## exp/xenon
==> flow/design.v (excerpt) <==
module logarithm #(
	parameter n = 16,
	parameter m = 24,
	parameter k = 5 ,
	parameter p = 24
) (
	input        clk  ,  
	input        reset,  
	input        start,
	input  [0:n] x    ,
	output [1:p] y    ,
	output reg   done
);
Size in the first run: ~62 flip-flops, ~45 I/O pins, about 0.022 mm^2 of cells after synthesis.
Settings: LEC_CHECK=0, ABC_AREA=1, CAP_MARGIN=20, CORE_MARGIN=2, CORE_UTILIZATION=45, CTS_CLUSTER_DIAMETER=372, SETUP_SLACK_MARGIN=0.66, SLEW_MARGIN=20; clock period 5.72 ns.
run.sh (not shown) runs the stock make flow with config.mk's settings and CLKGATE_MAP_FILE=.
Status exp/xenon: flow complete, layout not clean - negative setup slack
What exp/ember does differently from exp/xenon at the input level:
- removing SETUP_SLACK_MARGIN (formerly 0.66)
- changing CORE_UTILIZATION from 45 to 66
- setting CTS_CLUSTER_SIZE to 72 for the first time
- changing CTS_CLUSTER_DIAMETER from 372 to 333
- changing the clock period (ns, I/O delays scaled along) from 5.72 to 8.37
--- outcome ---
Having completed the whole flow, exp/ember delivered a layout that passed the timing, design-rule and antenna checks. Measured against each other, exp/ember and exp/xenon differ in cell row count, the higher figure coming from exp/xenon. Between exp/ember and exp/xenon, layout-stage area growth over the synthesis result is lower for exp/ember, exp/xenon comes in above that. exp/ember vs exp/xenon, effective utilization at floorplan went up by 21 points. Measured against each other, exp/ember and exp/xenon differ in post-detailed-route wirelength per cell, the lower figure coming from exp/xenon. From exp/ember to exp/xenon, flip-flop count did not move at all. Summary: first-iteration DRC count, exp/ember worse than exp/xenon. Relative to exp/xenon, wire length of the first global-routing pass has gone down in exp/ember. [exp/ember] area taken by flip-flops and latches fell about 0.8% relative to exp/xenon.
#### Input delta (exp/quartz over exp/ember)
- CTS_CLUSTER_SIZE now 100, was 72
- CORE_UTILIZATION now 45, was 66
- CTS_CLUSTER_DIAMETER now 160, was 333
- the clock period (ns, I/O delays scaled along) now 9.0, was 8.37
### Flow results
- Compared with exp/ember, exp/quartz shows a higher total met2 wirelength after detailed routing.
- Relative to exp/ember, worst setup margin has increased by 590 ps in exp/quartz.
- exp/quartz vs exp/ember, beginning of the critical path: z[12] vs z[13]
- Re routability congestion estimate: exp/ember was higher than exp/quartz.
- exp/quartz does worse than exp/ember on die size.
- Relative to exp/ember, cell row count has increased by 21% in exp/quartz.
- Relative to exp/ember, non-clock buffer count has gone down in exp/quartz.
- exp/quartz — global-route total usage across every layer 11 points lower, exp/ember as reference
- Summary of exp/quartz over exp/ember: final cell utilization of the core saw a decrease; number of cells on the worst hold path dropped 1; layout clock buffer count moved up.


Starting RTL as in the previous note.
Settings: LEC_CHECK=0, ABC_AREA=0, CAP_MARGIN=25, CORE_ASPECT_RATIO=0.55, CORE_MARGIN=2, CORE_UTILIZATION=37, CTS_CLUSTER_DIAMETER=370, CTS_CLUSTER_SIZE=78, MAX_ROUTING_LAYER=met5, PLACE_DENSITY_LB_ADDON=0.17, SETUP_SLACK_MARGIN=1.27, SLEW_MARGIN=5; clock period 5.54 ns.
The baseline finished with negative setup slack left.
Next try:
- ABC_AREA: 0 -> default
- CAP_MARGIN: 25 -> 40
- CORE_ASPECT_RATIO: 0.55 -> default
- CORE_UTILIZATION: 37 -> 72
- CTS_CLUSTER_DIAMETER: 370 -> default
- CTS_CLUSTER_SIZE: 78 -> default
- MAX_ROUTING_LAYER: met5 -> default
- PLACE_DENSITY_LB_ADDON: 0.17 -> 0.0
- SETUP_SLACK_MARGIN: 1.27 -> default
- SLEW_MARGIN: 5 -> 20
- clock period: 5.54 -> 6.93 ns (I/O delays scaled with it)
After rerunning:
- The changed run completed, yet does not pass: negative setup slack
- hold slack stays flat
- cell count decreases by roughly a tenth
- design area decreases by a few percent
- critical path depth increases by 2
- clock-buffer cell count decreases by 1
- setup slack gets better by 1200 ps


== build 7 ==
Starting RTL as in the previous note.
==> flow/design.v (excerpt) <==
module logarithm #(
	parameter n = 16,
	parameter m = 24,
	parameter k = 5 ,
	parameter p = 24
) (
	input        clk  ,  
	input        reset,  
	input        start,
	input  [0:n] x    ,
	output [1:p] y    ,
	output reg   done
);
clock: 8.17 ns
lec_check: 0
cap_margin: 20
core_margin: 2
core_utilization: 40
slew_margin: 20
Modified inputs, build 50 compared to build 7
- ABC_AREA: unset -> 1
- SETUP_SLACK_MARGIN: unset -> 0.39
- PLACE_DENSITY: unset -> 0.41
- CORE_UTILIZATION: 40 -> 72
- the clock period (ns, I/O delays scaled along): 8.17 -> 7.3
--- outcome ---
- No stage failed in build 50, and the final checks on the layout all came back clean.
- In the flow results for build 50 and build 7, the clock buffer count in the final layout is smaller on build 50.
- Routed wire in build 50 totals more than in build 7.
- Across both runs, final area was higher for build 50 than for build 7.
- Build 50 does worse than build 7 on worst hold margin.
- Of build 50 and build 7, the lower length of routed wiring on met1 belongs to build 50.
### build 50 -> build 31
- a change of CORE_UTILIZATION from 72 to 40
- a deleted PLACE_DENSITY that had been 0.41
- a deleted ABC_AREA that had been 1
- a deleted SETUP_SLACK_MARGIN that had been 0.39
- a change of the clock period (ns, I/O delays scaled along) from 7.3 to 9.0
- When the final numbers for build 50 and build 31 were put side by side, the total routed wirelength turned out to be smaller in build 31.
- Comparing build 50 and build 31, the lower number of signal-net buffers in the layout is on build 31.
- Clock insertion delay at the later pin of the skew report: build 31 vs build 50, no meaningful difference
- Worst setup slack in build 31 is 0.34 ns above build 50.
- Summary of the comparison: post-route cell area is lower in build 31, relative to build 50.


wip/amber:
logarithm again, from the RTL that the note above started with.
==> flow/config.mk <==
export PLATFORM = sky130hd
export DESIGN_NAME = logarithm
export DESIGN_NICKNAME = logarithm
export VERILOG_FILES = /design/flow/design.v
export SDC_FILE = /design/flow/constraint.sdc
export NUM_CORES = 4
export LEC_CHECK = 0
export CAP_MARGIN = 20
export CORE_MARGIN = 2
export CORE_UTILIZATION = 69
export CTS_CLUSTER_DIAMETER = 160
export CTS_CLUSTER_SIZE = 100
export SLEW_MARGIN = 20
==> flow/constraint.sdc <==
create_clock -name core_clock -period 9.0 [get_ports {clk}]
set_input_delay 1.8000 -clock core_clock [delete_from_list [all_inputs] [get_ports {clk}]]
set_output_delay 1.8000 -clock core_clock [all_outputs]
set_load 0.01 [all_outputs]
wip/amber finished end to end and its layout was clean on timing, DRC and antenna.
Edits applied to the flow inputs when going from wip/amber to wip/violet:
Settings: CELL_PAD_IN_SITES_GLOBAL_PLACEMENT: unset -> 2; SETUP_SLACK_MARGIN: unset -> 2.68; CTS_CLUSTER_DIAMETER: 160 -> 342; PLACE_DENSITY_LB_ADDON: unset -> 0.3; CTS_CLUSTER_SIZE: 100 -> 99; TNS_END_PERCENT: unset -> 10; CORE_UTILIZATION: 69 -> 40; ABC_AREA: unset -> 1.
[summary]
Combined global-route utilization of all metal layers (higher): wip/amber. Changes observed in wip/violet relative to wip/amber: number of logic stages on the critical path including buffering now sits lower, growth of design area from synthesis to finish now sits higher. For chip area line of the yosys report, dividing the value from wip/violet by the value from wip/amber gives 1.08.
--- input diff wip/violet..wip/raven ---
Settings: TNS_END_PERCENT: 10 -> unset; CELL_PAD_IN_SITES_GLOBAL_PLACEMENT: 2 -> unset; SLEW_MARGIN: 20 -> 5; PLACE_DENSITY_LB_ADDON: 0.3 -> 0.08; CORE_ASPECT_RATIO: unset -> 0.55; CTS_CLUSTER_DIAMETER: 342 -> unset; SETUP_SLACK_MARGIN: 2.68 -> unset; CORE_UTILIZATION: 40 -> 46; CTS_CLUSTER_SIZE: 99 -> 78.
- Looking at fraction of the cycle the final worst path needs across wip/violet and wip/raven, the one that comes out lower is wip/violet.
- Setup slack: wip/raven less than wip/violet
- wip/violet → wip/raven: post-cts gate resize count dropped 128; final setup skew now smaller.
Relative to wip/raven, the following input files were edited for wip/quartz:
Settings: setting CELL_PAD_IN_SITES_GLOBAL_PLACEMENT to 2 for the first time; setting TNS_END_PERCENT to 10 for the first time; changing CTS_CLUSTER_SIZE from 78 to 99; changing SLEW_MARGIN from 5 to 20; setting PLACE_DENSITY to 0.94 for the first time; removing CORE_ASPECT_RATIO (formerly 0.55); changing CORE_UTILIZATION from 46 to 26; setting CTS_CLUSTER_DIAMETER to 342 for the first time; removing PLACE_DENSITY_LB_ADDON (formerly 0.08).
## What came out
Global-route total usage across every layer sits lower in wip/quartz than in wip/raven. Looking only at total die area, and setting everything else aside, the lower value of wip/raven and wip/quartz goes to wip/raven. Compared wip/quartz vs wip/raven, and final cell count is up in wip/quartz. Max sequential share of cell area across wip/raven and wip/quartz: wip/raven. Relative to wip/raven, the arrival time at the worst endpoint of wip/quartz is lower by 0.16 ns. | worst hold slack | wip/quartz vs wip/raven | 0.017 ns higher |. Max critical path depth across wip/raven and wip/quartz: wip/raven. For clock skew, wip/raven and wip/quartz come out practically identical.
